Design compff8, start of the top module:
module compff8(ce,clk,xg1,imgg1,xg2,imgg2,xg3,imgg3,xg4,imgg4,xg5,imgg5,xg6,imgg6,xg7,imgg7,xg8,imgg8,yh1,imgh1,yh2,imgh2,yh3,imgh3,yh4,imgh4,yh5,imgh5,yh6,imgh6,yh7,imgh7,yh8,imgh8);
For scale: roughly 12,000 cells after synthesis, ~750 flip-flops, roughly 510 I/O pins, ~0.091 mm2 of cells after synthesis.
clock: 9.6 ns
lec_check: 0
abc_area: 1
cap_margin: 20
core_margin: 2
core_utilization: 66
slew_margin: 20
run.sh (not shown) runs the stock make flow with config.mk's settings and CLKGATE_MAP_FILE=.
Then changed:
- ABC_AREA: 1 -> default
- CORE_UTILIZATION: 66 -> 68
- CTS_CLUSTER_SIZE: default -> 90
- MAX_ROUTING_LAYER: default -> met4
- clock period: 9.6 -> 9.0 ns (I/O delays scaled with it)
Result: The new run died in global routing (5_1_grt); synthesized area goes down by about 10%; die area is lower by 12%; synthesized cell count decreases by about 22%.
Then changed:
- CORE_UTILIZATION: 68 -> 66
- CTS_CLUSTER_SIZE: 90 -> 57
- MAX_ROUTING_LAYER: met4 -> default
- clock period: 9.0 -> 8.98 ns (I/O delays scaled with it)
=> This time the run finished but failed the layout checks on setup timing. Die area went up by about 3%. Synthesized area does not change. Synthesized cell count is unchanged.

========
Starting RTL as in the previous note.
Design compff8, start of the top module:
module compff8(ce,clk,xg1,imgg1,xg2,imgg2,xg3,imgg3,xg4,imgg4,xg5,imgg5,xg6,imgg6,xg7,imgg7,xg8,imgg8,yh1,imgh1,yh2,imgh2,yh3,imgh3,yh4,imgh4,yh5,imgh5,yh6,imgh6,yh7,imgh7,yh8,imgh8);
clock: 9.03 ns
lec_check: 0
cap_margin: 20
core_margin: 2
core_utilization: 70
cts_cluster_size: 55
hold_slack_margin: 0.3
setup_slack_margin: -0.61
slew_margin: 20
The first run produced a layout that fails on antenna rules, setup timing.
Then changed:
--- a/flow/config.mk
+++ b/flow/config.mk
@@ -8,7 +8,5 @@
 export CAP_MARGIN = 20
 export CORE_MARGIN = 2
-export CORE_UTILIZATION = 70
-export CTS_CLUSTER_SIZE = 55
-export HOLD_SLACK_MARGIN = 0.3
-export SETUP_SLACK_MARGIN = -0.61
+export CORE_UTILIZATION = 71
+export CTS_CLUSTER_SIZE = 57
 export SLEW_MARGIN = 20
==> flow/constraint.sdc (replaced) <==
create_clock -name core_clock -period 9.07 [get_ports {clk}]
set_input_delay 1.8140 -clock core_clock [delete_from_list [all_inputs] [get_ports {clk}]]
set_output_delay 1.8140 -clock core_clock [all_outputs]
set_load 0.01 [all_outputs]
Result: The new run aborted during global routing (5_1_grt), error ODB-0269; area after synthesis does not change; die size falls by 1.4%; synthesized cell count is unchanged.
Then changed:
--- a/flow/config.mk
+++ b/flow/config.mk
@@ -8,5 +8,4 @@
 export CAP_MARGIN = 20
 export CORE_MARGIN = 2
-export CORE_UTILIZATION = 71
-export CTS_CLUSTER_SIZE = 57
+export CORE_UTILIZATION = 62
 export SLEW_MARGIN = 20
==> flow/constraint.sdc (replaced) <==
create_clock -name core_clock -period 11.2 [get_ports {clk}]
set_input_delay 2.2400 -clock core_clock [delete_from_list [all_inputs] [get_ports {clk}]]
set_output_delay 2.2400 -clock core_clock [all_outputs]
set_load 0.01 [all_outputs]
Outcome:
- With this change the flow went through all stages and came out clean
- die area goes up by about a fifth
- area after synthesis does not change
- synthesized cell count does not change
Then changed:
--- a/flow/config.mk
+++ b/flow/config.mk
@@ -8,4 +8,4 @@
 export CAP_MARGIN = 20
 export CORE_MARGIN = 2
-export CORE_UTILIZATION = 62
+export CORE_UTILIZATION = 65
 export SLEW_MARGIN = 20
==> flow/constraint.sdc (replaced) <==
create_clock -name core_clock -period 9.0 [get_ports {clk}]
set_input_delay 1.8000 -clock core_clock [delete_from_list [all_inputs] [get_ports {clk}]]
set_output_delay 1.8000 -clock core_clock [all_outputs]
set_load 0.01 [all_outputs]
After rerunning: This time the run completed and failed the layout checks on setup timing. Global-route usage climbs by 4.4 points. Die size goes down by a few percent. Worst hold slack loses 0.023 ns. Setup slack loses 1.3 ns. Sequential share of layout area came out lower by 1.4 points. Routed wire length rises by about a fifth. First-iteration DRC count went up by a quarter to a third. Utilization rose by 11 points. Area after synthesis does not change. Clock skew barely changes.

========
The RTL this note starts from:
==> flow/design.v <==
`timescale 1ns / 1ps
module compff2(ce,clk,x1,img1,x2,img2,y1,img3,y2,img4);
input ce,clk;
input signed [15:0] x1,img1,x2,img2;
output reg signed [15:0] y1,img3,y2,img4;
always @(posedge clk)
begin
y1 <= x1+x2;
img3 <= img1+ img2 ;
y2 <= x1-x2;
img4 <= img1 - img2;
end
endmodule
`timescale 1ns / 1ps
module compff4(ce,clk,xa1,imga1,xa2,imga2,xa3,imga3,xa4,imga4,yb1,imgb1,yb2,imgb2,yb3,imgb3,yb4,imgb4);
input ce,clk;
input signed[15:0] xa1,imga1,xa2,imga2,xa3,imga3,xa4,imga4;
output reg signed [15:0]yb1,imgb1,yb2,imgb2,yb3,imgb3,yb4,imgb4;
wire signed [15:0] yc1,imgc1,yc2,imgc2,yc3,imgc3,yc4,imgc4;
compff2 a0(ce,clk,xa1,imga1,xa3,imga3,yc1,imgc1,yc2,imgc2);
compff2 a1(ce,clk,xa2,imga2,xa4,imga4,yc3,imgc3,yc4,imgc4);
always @(posedge clk)
begin 
yb1 <= yc1 + yc3;
imgb1 <= imgc1 + imgc3;
yb2 <= yc2 + imgc4;
imgb2 <=  imgc2 - yc4 ;
yb3 <= yc1 - yc3;
imgb3 <= imgc1 - imgc3;
yb4 <= yc2 - imgc4;
imgb4 <= imgc2 +  yc4 ;
end
endmodule
`timescale 1ns / 1ps
module compff8(ce,clk,xg1,imgg1,xg2,imgg2,xg3,imgg3,xg4,imgg4,xg5,imgg5,xg6,imgg6,xg7,imgg7,xg8,imgg8,yh1,imgh1,yh2,imgh2,yh3,imgh3,yh4,imgh4,yh5,imgh5,yh6,imgh6,yh7,imgh7,yh8,imgh8);
input ce,clk;
input signed[15:0] xg1,imgg1,xg2,imgg2,xg3,imgg3,xg4,imgg4,xg5,imgg5,xg6,imgg6,xg7,imgg7,xg8,imgg8;
output reg signed[15:0] yh1,imgh1,yh2,imgh2,yh3,imgh3,yh4,imgh4,yh5,imgh5,yh6,imgh6,yh7,imgh7,yh8,imgh8;
wire signed [15:0] ya[7:0],imga[7:0];
compff4 b1(ce,clk,xg1,imgg1,xg3,imgg3,xg5,imgg5,xg7,imgg7,ya[0],imga[0],ya[1],imga[1],ya[2],imga[2],ya[3],imga[3]);
compff4 b2(ce,clk,xg2,imgg2,xg4,imgg4,xg6,imgg6,xg8,imgg8,ya[4],imga[4],ya[5],imga[5],ya[6],imga[6],ya[7],imga[7]);
function signed [15:0] m707;
input signed [15:0] s;
reg signed [31:0] p;
begin
p = s * 32'sd23167 + 32'sd16384;
m707 = p[30:15];
end
endfunction
always @(posedge clk)                
begin
yh1 <= ya[0] + ya[4]  ;
imgh1 <= imga[0] + imga[4] ;
yh2 <= ya[1]+ m707(ya[5] + imga[5]) ;
imgh2 <= imga[1]+ m707(imga[5] - ya[5]) ;
yh3 <= ya[2] + imga[6];
imgh3 <= imga[2] - ya[6];
yh4 <= ya[3] + m707(imga[7] - ya[7]);
imgh4 <= imga[3] - m707(ya[7] + imga[7]);
yh5 <= ya[0] - ya[4];
imgh5 <= imga[0] - imga[4];
yh6 <= ya[1] - m707(ya[5] + imga[5]);
imgh6 <= imga[1] + m707( ya[5] - imga[5]);
yh7 <= ya[2] - imga[6];
imgh7 <= imga[2] + ya[6];
yh8 <= ya[3] + m707(ya[7] - imga[7]);
imgh8 <= imga[3] + m707(ya[7] + imga[7]);
end
endmodule
Settings: LEC_CHECK=0, CAP_MARGIN=30, CELL_PAD_IN_SITES_DETAIL_PLACEMENT=1, CELL_PAD_IN_SITES_GLOBAL_PLACEMENT=1, CORE_ASPECT_RATIO=0.84, CORE_MARGIN=7, CORE_UTILIZATION=40, GPL_TIMING_DRIVEN=0, SLEW_MARGIN=20; clock period 12.0 ns.
Next try:
==> flow/config.mk (replaced) <==
export PLATFORM = sky130hd
export DESIGN_NAME = compff8
export DESIGN_NICKNAME = compff8
export VERILOG_FILES = /design/flow/design.v
export SDC_FILE = /design/flow/constraint.sdc
export NUM_CORES = 4
export LEC_CHECK = 0
export CAP_MARGIN = 20
export CORE_MARGIN = 2
export CORE_UTILIZATION = 68
export CTS_CLUSTER_SIZE = 57
export HOLD_SLACK_MARGIN = 0.29
export SLEW_MARGIN = 20
==> flow/constraint.sdc (replaced) <==
create_clock -name core_clock -period 9.0 [get_ports {clk}]
set_input_delay 1.8000 -clock core_clock [delete_from_list [all_inputs] [get_ports {clk}]]
set_output_delay 1.8000 -clock core_clock [all_outputs]
set_load 0.01 [all_outputs]
Outcome: With this change the flow died in 5_1_grt, error GRT-0232; synthesized area stays the same; die area drops by 43%; synthesized cell count is unchanged.
Next try:
--- a/flow/config.mk
+++ b/flow/config.mk
@@ -8,6 +8,4 @@
 export CAP_MARGIN = 20
 export CORE_MARGIN = 2
-export CORE_UTILIZATION = 68
-export CTS_CLUSTER_SIZE = 57
-export HOLD_SLACK_MARGIN = 0.29
+export CORE_UTILIZATION = 31
 export SLEW_MARGIN = 20
==> flow/constraint.sdc (replaced) <==
create_clock -name core_clock -period 11.2 [get_ports {clk}]
set_input_delay 2.2400 -clock core_clock [delete_from_list [all_inputs] [get_ports {clk}]]
set_output_delay 2.2400 -clock core_clock [all_outputs]
set_load 0.01 [all_outputs]
- Now the flow ran to the end with no violations
- die size is higher by 120%
- synthesized cell count is unchanged
- synthesized area is unchanged
